==> job 3568 <==
==> flow/design.v (excerpt) <==
module distorter_pipelined_368 #(parameter INT_WIDTH = 4,
                                 FRACT_WIDTH = 12,
                                 DATA_WIDTH = INT_WIDTH + FRACT_WIDTH)
                                (input wire clk_368,
                                 input wire rst_n,
                                 input wire signed [DATA_WIDTH-1 : 0] in_r,
                                 input wire signed [DATA_WIDTH-1 : 0] in_i,
                                 input wire signed [DATA_WIDTH-1 : 0] a10_r,
                                 input wire signed [DATA_WIDTH-1 : 0] a10_i,
                                 input wire signed [DATA_WIDTH-1 : 0] a30_r,
                                 input wire signed [DATA_WIDTH-1 : 0] a30_i,
                                 input wire signed [DATA_WIDTH-1 : 0] a50_r,
                                 input wire signed [DATA_WIDTH-1 : 0] a50_i,
                                 output reg signed [DATA_WIDTH-1 : 0] out_r,
  ...
Settings: LEC_CHECK=0, ABC_AREA=0, CAP_MARGIN=5, CELL_PAD_IN_SITES_GLOBAL_PLACEMENT=0, CORE_ASPECT_RATIO=0.99, CORE_MARGIN=2, CORE_UTILIZATION=72, HOLD_SLACK_MARGIN=0.06, MIN_ROUTING_LAYER=met1, PLACE_DENSITY=0.64, SETUP_SLACK_MARGIN=0.76, SLEW_MARGIN=35, TNS_END_PERCENT=40; clock period 7.3 ns.
run.sh (not shown) runs the stock make flow with config.mk's settings and CLKGATE_MAP_FILE=.
==> job 2605 (differences from job 3568) <==
==> flow/config.mk (replaced) <==
export PLATFORM = sky130hd
export DESIGN_NAME = distorter_pipelined_368
export DESIGN_NICKNAME = distorter_pipelined_368
export VERILOG_FILES = /design/flow/design.v
export SDC_FILE = /design/flow/constraint.sdc
export NUM_CORES = 4
export LEC_CHECK = 0
export CAP_MARGIN = 20
export CORE_MARGIN = 2
export CORE_UTILIZATION = 25
export SLEW_MARGIN = 20
==> flow/constraint.sdc (replaced) <==
create_clock -name core_clock -period 8.64 [get_ports {clk_368}]
set_input_delay 1.7280 -clock core_clock [delete_from_list [all_inputs] [get_ports {clk_368}]]
set_output_delay 1.7280 -clock core_clock [all_outputs]
set_load 0.01 [all_outputs]
==> qor summary <==
                                                                              job 3568        job 2605
Number of buffers and inverters on the critical path                                10               7
Hold Slack                                                                   0.3269 ns       0.2583 ns
Metal2 WL                                                                    139900 um       136800 um
Latest clock arrival within the worst-skew pair                                0.73 ns         0.87 ns
Number of ordinary and repair buffers in the finished layout                       860             405
Met3 routing resource usage after global routing                                7.618%          2.005%
Nets@finish                                                                      15352           14906
Final cell count without fillers                                                 13930           17369
Capture point of the worst path                                    abs_squared_reg[15]       out_r[15]
Via count of the first global-routing pass                                       87939           79621
Met3 wire len                                                                 23690 um        15620 um
DR iter-0 viols                                                                   5293            4097
Via Count                                                                        77986           72514
Run status                                                    finished with violations  finished clean
Reasons for failing layout checks                                 negative setup slack               -
Setup slack after placement                                                 -0.2281 ns     -0.02239 ns
Required @ worst endpoint                                                      7.94 ns         9.33 ns
Fill cells                                                                        9464           46675
Area fraction of clock buffers and clock inverters                              2.053%          2.190%

========
==> inputs of v29 <==
distorter_pipelined_368 again, from the RTL that the note above started with.
==> flow/config.mk <==
export PLATFORM = sky130hd
export DESIGN_NAME = distorter_pipelined_368
export DESIGN_NICKNAME = distorter_pipelined_368
export VERILOG_FILES = /design/flow/design.v
export SDC_FILE = /design/flow/constraint.sdc
export NUM_CORES = 4
export LEC_CHECK = 0
export ABC_AREA = 1
export CAP_MARGIN = 20
export CELL_PAD_IN_SITES_DETAIL_PLACEMENT = 1
export CELL_PAD_IN_SITES_GLOBAL_PLACEMENT = 1
export CORE_ASPECT_RATIO = 0.81
export CORE_MARGIN = 2
export CORE_UTILIZATION = 40
export CTS_CLUSTER_DIAMETER = 283
export GPL_ROUTABILITY_DRIVEN = 1
export GPL_TIMING_DRIVEN = 0
export HOLD_SLACK_MARGIN = 0.07
export PLACE_DENSITY_LB_ADDON = 0.01
export SETUP_SLACK_MARGIN = -0.79
export SLEW_MARGIN = 35
==> flow/constraint.sdc <==
create_clock -name core_clock -period 9.0 [get_ports {clk_368}]
set_input_delay 1.8000 -clock core_clock [delete_from_list [all_inputs] [get_ports {clk_368}]]
set_output_delay 1.8000 -clock core_clock [all_outputs]
set_load 0.01 [all_outputs]
==> inputs of v12, as changes to v29 <==
ABC_AREA = unset   (was 1)
CELL_PAD_IN_SITES_DETAIL_PLACEMENT = unset   (was 1)
CELL_PAD_IN_SITES_GLOBAL_PLACEMENT = 2   (was 1)
CORE_ASPECT_RATIO = unset   (was 0.81)
CORE_UTILIZATION = 32   (was 40)
CTS_CLUSTER_DIAMETER = unset   (was 283)
GPL_ROUTABILITY_DRIVEN = unset   (was 1)
GPL_TIMING_DRIVEN = unset   (was 0)
HOLD_SLACK_MARGIN = unset   (was 0.07)
PLACE_DENSITY_LB_ADDON = unset   (was 0.01)
SETUP_SLACK_MARGIN = unset   (was -0.79)
SLEW_MARGIN = 25   (was 35)
==> flow/constraint.sdc (replaced) <==
create_clock -name core_clock -period 13.9 [get_ports {clk_368}]
set_input_delay 2.7800 -clock core_clock [delete_from_list [all_inputs] [get_ports {clk_368}]]
set_output_delay 2.7800 -clock core_clock [all_outputs]
set_load 0.01 [all_outputs]
==> qor summary <==
Run status: v29 failed layout checks; v12 complete, no violations
Layout check failures: v29 setup timing; v12 -
Met1 track utilization from global routing: v29 40.78%; v12 24.99%
Fraction of area in multi-input gates: v29 66.09%; v12 68.58%
Endpoint of the worst register-to-register path: v29 out_r[13]; v12 out_r[15]
Final min period: v29 9.543 ns; v12 8.710 ns
Mean post-synth cell area: v29 8.604 um^2; v12 9.755 um^2
Met3 layer usage reported by global route: v29 3.923%; v12 1.675%
Area figure in the yosys stat output: v29 0.1157 mm^2; v12 0.1105 mm^2
Die Height: v29 487.9 um; v12 591.5 um
WP data required: v29 9.52 ns; v12 14.59 ns
Gate count of the mapped netlist: v29 13,442; v12 11,323
Setup Viol. Count Final: v29 10; v12 0
Critical-path cell with the highest stage delay: v29 buf_1; v12 dfrtp_1
Synth mux share: v29 0%; v12 0.03965%
Top-area cell type share of the netlist area: v29 42.37%; v12 44.37%
Row Count: v29 177; v12 215
